## run 1
// Power_Spec_Cal
module Power_Spec_Cal(
           input wire clk,
           input wire rst,
           input wire dv,
           input wire [9:0] xk_index,
           input wire [24:0] fft_data_out_re,
           input wire [24:0] fft_data_out_im,
           output reg [49:0] Power_Spec,		 
           output reg data_valid,				 
           output reg dv_FFT					 
       );
reg signed [24:0] fftout_re_d;
reg signed [24:0] fftout_im_d;
wire signed [49:0] re_square;
wire signed [49:0] im_square;
reg [0:2] dv_reg;
always @(posedge clk or posedge rst)
begin : PipelineRegister_process
    if (rst == 1'b1) begin
        fftout_re_d <= 25'sb0;
        fftout_im_d <= 25'sb0;
    end
    else begin
        fftout_re_d <= fft_data_out_re;
        fftout_im_d <= fft_data_out_im;
    end
end
Multiplier_25 Multiplier_RE (
                  .clk(clk),  
                  .a(fftout_re_d),  
                  .b(fftout_re_d),  
                  .p(re_square)  
              );
Multiplier_25 Multiplier_IM (
                  .clk(clk),  
                  .a(fftout_im_d),  
                  .b(fftout_im_d),  
                  .p(im_square)  
              );
always @(posedge clk or posedge rst)
begin
    if(rst == 1)
        Power_Spec <= 0;
    else
        Power_Spec <= re_square + im_square;
end
always @(posedge clk or posedge rst)
begin
    if(rst == 1)
        data_valid <= 0;
    else
        data_valid <= dv_reg[1];
end
always @(posedge clk or posedge rst)
begin
    if(rst == 1)
    begin
        dv_reg[0] <= 0;
        dv_reg[1] <= 0;
        dv_reg[2] <= 0;
    end
    else
    begin
        dv_reg[0] <= (dv & xk_index[9]);	 
        dv_reg[1] <= dv_reg[0];
  ...
Size in the first run: about 450 flip-flops, about 120 I/O pins, ~52000 µm² of cells after synthesis.
clock: 5.72 ns
lec_check: 0
cap_margin: 20
core_margin: 2
core_utilization: 72
place_density: 0.63
setup_slack_margin: -0.38
slew_margin: 20
run.sh (not shown) runs the stock make flow with config.mk's settings and CLKGATE_MAP_FILE=.
The flow for run 1 finished, though final verification flagged setup timing.
### run 1 -> run 2
- an added TNS_END_PERCENT of 50
- an added HOLD_SLACK_MARGIN of 0.12
- a change of PLACE_DENSITY from 0.63 to 0.6
- a deleted SETUP_SLACK_MARGIN that had been -0.38
- a change of CORE_UTILIZATION from 72 to 40
- a change of the clock period (ns, I/O delays scaled along) from 5.72 to 8.0
==> comparison <==
- From run 1 to run 2 the numbers moved as follows: final wirelength shrank by about 20%, logic depth of the worst path, buffers included went down by about 14%, cell row count rose 33, data required time at the worst endpoint increased 2.35 ns.
- Looking at termination of the worst setup path, the Multiplier_RE.p_1[46] result is from run 2; the Multiplier_RE.p_1[43] one comes from run 1.
- Looking at the reports, run 2 completed the entire flow and the layout it produced met the timing, DRC and antenna checks.
- Between run 1 and run 2, width of the die increased.
- Row fmax: run 2 lower / run 1 higher
- From run 1 to run 2 the numbers moved as follows: global-route usage fell 20 points, combinational gate area fell about 4.6%, routability congestion estimate from global placement fell about 5.5%.
- Looking at count of fill cells added during filler insertion across run 1 and run 2, the one that comes out higher is run 2.
- Run 2 against run 1; placement-stage cell area is down by a little under 10%.
[inputs] run 3 vs run 2
- swapping 50 for 90 in TNS_END_PERCENT
- putting CORE_ASPECT_RATIO at 0.63 where nothing was set
- putting MAX_ROUTING_LAYER at met4 where nothing was set
- putting GPL_TIMING_DRIVEN at 0 where nothing was set
- swapping 20 for 35 in SLEW_MARGIN
- putting CELL_PAD_IN_SITES_DETAIL_PLACEMENT at 2 where nothing was set
- putting PLACE_DENSITY_LB_ADDON at 0.04 where nothing was set
- putting CTS_CLUSTER_DIAMETER at 64 where nothing was set
- clearing PLACE_DENSITY, which used to be 0.6
- swapping 0.12 for 0.18 in HOLD_SLACK_MARGIN
[summary]
~same final standard cell utilization of the core in run 2 and run 3. Run 2 and run 3 ended up with nearly the same fraction of area in non-clock buffers. Diff run 2 -> run 3: global routing usage on met2 rose by 6.9 points, first-pass GRT wire length now sits higher. Run 2 ended up with met2 as its most congested layer reported by global routing; run 3 ended up with met1. In the tables for run 2 and run 3, slew of the pin with the lowest slew margin reads lower with run 2. Measured against each other, run 2 and run 3 differ in total of cells resized after clock tree synthesis, the lower figure coming from run 2. There was hardly any difference in post-route cell area between run 2 and run 3. Run 3 gives less final critical-path setup slack than run 2 did.

---

The RTL this note starts from:
==> flow/design.v <==
`timescale 1ns / 1ps
module Multiplier_25 (
    input  wire               clk,
    input  wire signed [24:0] a,
    input  wire signed [24:0] b,
    output wire signed [49:0] p
);
reg signed [24:0] a_r, b_r;
reg signed [49:0] p_1, p_2, p_3;
always @(posedge clk) begin
    a_r <= a;
    b_r <= b;
    p_1 <= a_r * b_r;
    p_2 <= p_1;
    p_3 <= p_2;
end
assign p = p_3;
endmodule
`timescale 1ns / 1ps
module Power_Spec_Cal(
           input wire clk,
           input wire rst,
           input wire dv,
           input wire [9:0] xk_index,
           input wire [24:0] fft_data_out_re,
           input wire [24:0] fft_data_out_im,
           output reg [49:0] Power_Spec,		 
           output reg data_valid,				 
           output reg dv_FFT					 
       );
reg signed [24:0] fftout_re_d;
reg signed [24:0] fftout_im_d;
wire signed [49:0] re_square;
wire signed [49:0] im_square;
reg [0:2] dv_reg;
always @(posedge clk or posedge rst)
begin : PipelineRegister_process
    if (rst == 1'b1) begin
        fftout_re_d <= 25'sb0;
        fftout_im_d <= 25'sb0;
    end
    else begin
        fftout_re_d <= fft_data_out_re;
        fftout_im_d <= fft_data_out_im;
    end
end
Multiplier_25 Multiplier_RE (
                  .clk(clk),  
                  .a(fftout_re_d),  
                  .b(fftout_re_d),  
                  .p(re_square)  
              );
Multiplier_25 Multiplier_IM (
                  .clk(clk),  
                  .a(fftout_im_d),  
                  .b(fftout_im_d),  
                  .p(im_square)  
              );
always @(posedge clk or posedge rst)
begin
    if(rst == 1)
        Power_Spec <= 0;
    else
        Power_Spec <= re_square + im_square;
end
always @(posedge clk or posedge rst)
begin
    if(rst == 1)
        data_valid <= 0;
    else
        data_valid <= dv_reg[1];
end
always @(posedge clk or posedge rst)
begin
    if(rst == 1)
    begin
        dv_reg[0] <= 0;
        dv_reg[1] <= 0;
        dv_reg[2] <= 0;
    end
    else
    begin
        dv_reg[0] <= (dv & xk_index[9]);	 
        dv_reg[1] <= dv_reg[0];
        dv_reg[2] <= dv_reg[1];
    end
end
always @(posedge clk or posedge rst)
begin
    if(rst == 1)
    begin
        dv_FFT <= 0;
    end
    else
    begin
        dv_FFT <= dv;
    end
end
endmodule
==> flow/config.mk <==
export PLATFORM = sky130hd
export DESIGN_NAME = Power_Spec_Cal
export DESIGN_NICKNAME = Power_Spec_Cal
export VERILOG_FILES = /design/flow/design.v
export SDC_FILE = /design/flow/constraint.sdc
export NUM_CORES = 4
export LEC_CHECK = 0
export ABC_AREA = 0
export CAP_MARGIN = 10
export CELL_PAD_IN_SITES_GLOBAL_PLACEMENT = 0
export CORE_ASPECT_RATIO = 0.72
export CORE_MARGIN = 2
export CORE_UTILIZATION = 72
export CTS_CLUSTER_DIAMETER = 359
export CTS_CLUSTER_SIZE = 18
export MAX_ROUTING_LAYER = met5
export PLACE_DENSITY_LB_ADDON = 0.04
export SETUP_SLACK_MARGIN = 2.4
export SLEW_MARGIN = 35
export TNS_END_PERCENT = 30
==> flow/constraint.sdc <==
create_clock -name core_clock -period 8.43 [get_ports {clk}]
set_input_delay 1.6860 -clock core_clock [delete_from_list [all_inputs] [get_ports {clk}]]
set_output_delay 1.6860 -clock core_clock [all_outputs]
set_load 0.01 [all_outputs]
The first run produced a clean layout.
Rerun with:
==> flow/config.mk (replaced) <==
export PLATFORM = sky130hd
export DESIGN_NAME = Power_Spec_Cal
export DESIGN_NICKNAME = Power_Spec_Cal
export VERILOG_FILES = /design/flow/design.v
export SDC_FILE = /design/flow/constraint.sdc
export NUM_CORES = 4
export LEC_CHECK = 0
export CAP_MARGIN = 20
export CORE_MARGIN = 2
export CORE_UTILIZATION = 64
export CTS_CLUSTER_SIZE = 90
export SETUP_SLACK_MARGIN = 0.49
export SLEW_MARGIN = 20
==> flow/constraint.sdc (replaced) <==
create_clock -name core_clock -period 3.65 [get_ports {clk}]
set_input_delay 0.7300 -clock core_clock [delete_from_list [all_inputs] [get_ports {clk}]]
set_output_delay 0.7300 -clock core_clock [all_outputs]
set_load 0.01 [all_outputs]
=> This time the run completed and failed the layout checks on setup timing; cell count is higher by 12%; setup slack degrades by 4.5 ns; flip-flop count stays the same.
Rerun with:
--- a/flow/config.mk
+++ b/flow/config.mk
@@ -8,6 +8,5 @@
 export CAP_MARGIN = 20
 export CORE_MARGIN = 2
-export CORE_UTILIZATION = 64
-export CTS_CLUSTER_SIZE = 90
-export SETUP_SLACK_MARGIN = 0.49
+export CORE_UTILIZATION = 71
+export PLACE_DENSITY = 0.6
 export SLEW_MARGIN = 20
==> flow/constraint.sdc (replaced) <==
create_clock -name core_clock -period 6.38 [get_ports {clk}]
set_input_delay 1.2760 -clock core_clock [delete_from_list [all_inputs] [get_ports {clk}]]
set_output_delay 1.2760 -clock core_clock [all_outputs]
set_load 0.01 [all_outputs]
Result: The changed run ran to the end with violations: setup timing. Worst setup slack improved by 2.5 ns. Cell count is lower by a few percent. Design area is lower by a few percent. First-iteration DRC count is higher by a quarter to a third. Sequential share of layout area is higher by 0.45 points. Clock skew is lower by 0.0086 ns. Count of clock-buffer cells in the layout is lower by 7. Synthesized cell count stays the same. Routed wire length is higher by roughly a tenth.
Rerun with:
--- a/flow/config.mk
+++ b/flow/config.mk
@@ -8,5 +8,8 @@
 export CAP_MARGIN = 20
 export CORE_MARGIN = 2
-export CORE_UTILIZATION = 71
+export CORE_UTILIZATION = 72
+export CTS_CLUSTER_SIZE = 10
 export PLACE_DENSITY = 0.6
+export SETUP_SLACK_MARGIN = 1.19
 export SLEW_MARGIN = 20
+export TNS_END_PERCENT = 5
==> flow/constraint.sdc (replaced) <==
create_clock -name core_clock -period 5.54 [get_ports {clk}]
set_input_delay 1.1080 -clock core_clock [delete_from_list [all_inputs] [get_ports {clk}]]
set_output_delay 1.1080 -clock core_clock [all_outputs]
set_load 0.01 [all_outputs]
=> The new run completed, yet does not pass: setup timing; worst hold slack is worse by 0.0047 ns; via count came out higher by 0.33%; cell count came out higher by about 0.9%; non-clock buffer count came out higher by 54; die size came out lower by 1.4%.
Rerun with:
--- a/flow/config.mk
+++ b/flow/config.mk
@@ -8,8 +8,5 @@
 export CAP_MARGIN = 20
 export CORE_MARGIN = 2
-export CORE_UTILIZATION = 72
-export CTS_CLUSTER_SIZE = 10
+export CORE_UTILIZATION = 17
 export PLACE_DENSITY = 0.6
-export SETUP_SLACK_MARGIN = 1.19
 export SLEW_MARGIN = 20
-export TNS_END_PERCENT = 5
==> flow/constraint.sdc (replaced) <==
create_clock -name core_clock -period 7.69 [get_ports {clk}]
set_input_delay 1.5380 -clock core_clock [delete_from_list [all_inputs] [get_ports {clk}]]
set_output_delay 1.5380 -clock core_clock [all_outputs]
set_load 0.01 [all_outputs]
This time the run finished clean. Clock skew increases by 0.037 ns. Worst setup slack is better by 1.6 ns. Design area fell by 3.2%. Worst hold slack got worse by 0.030 ns. Via count went down by about 12%. Routed wire length is lower by about 9%.
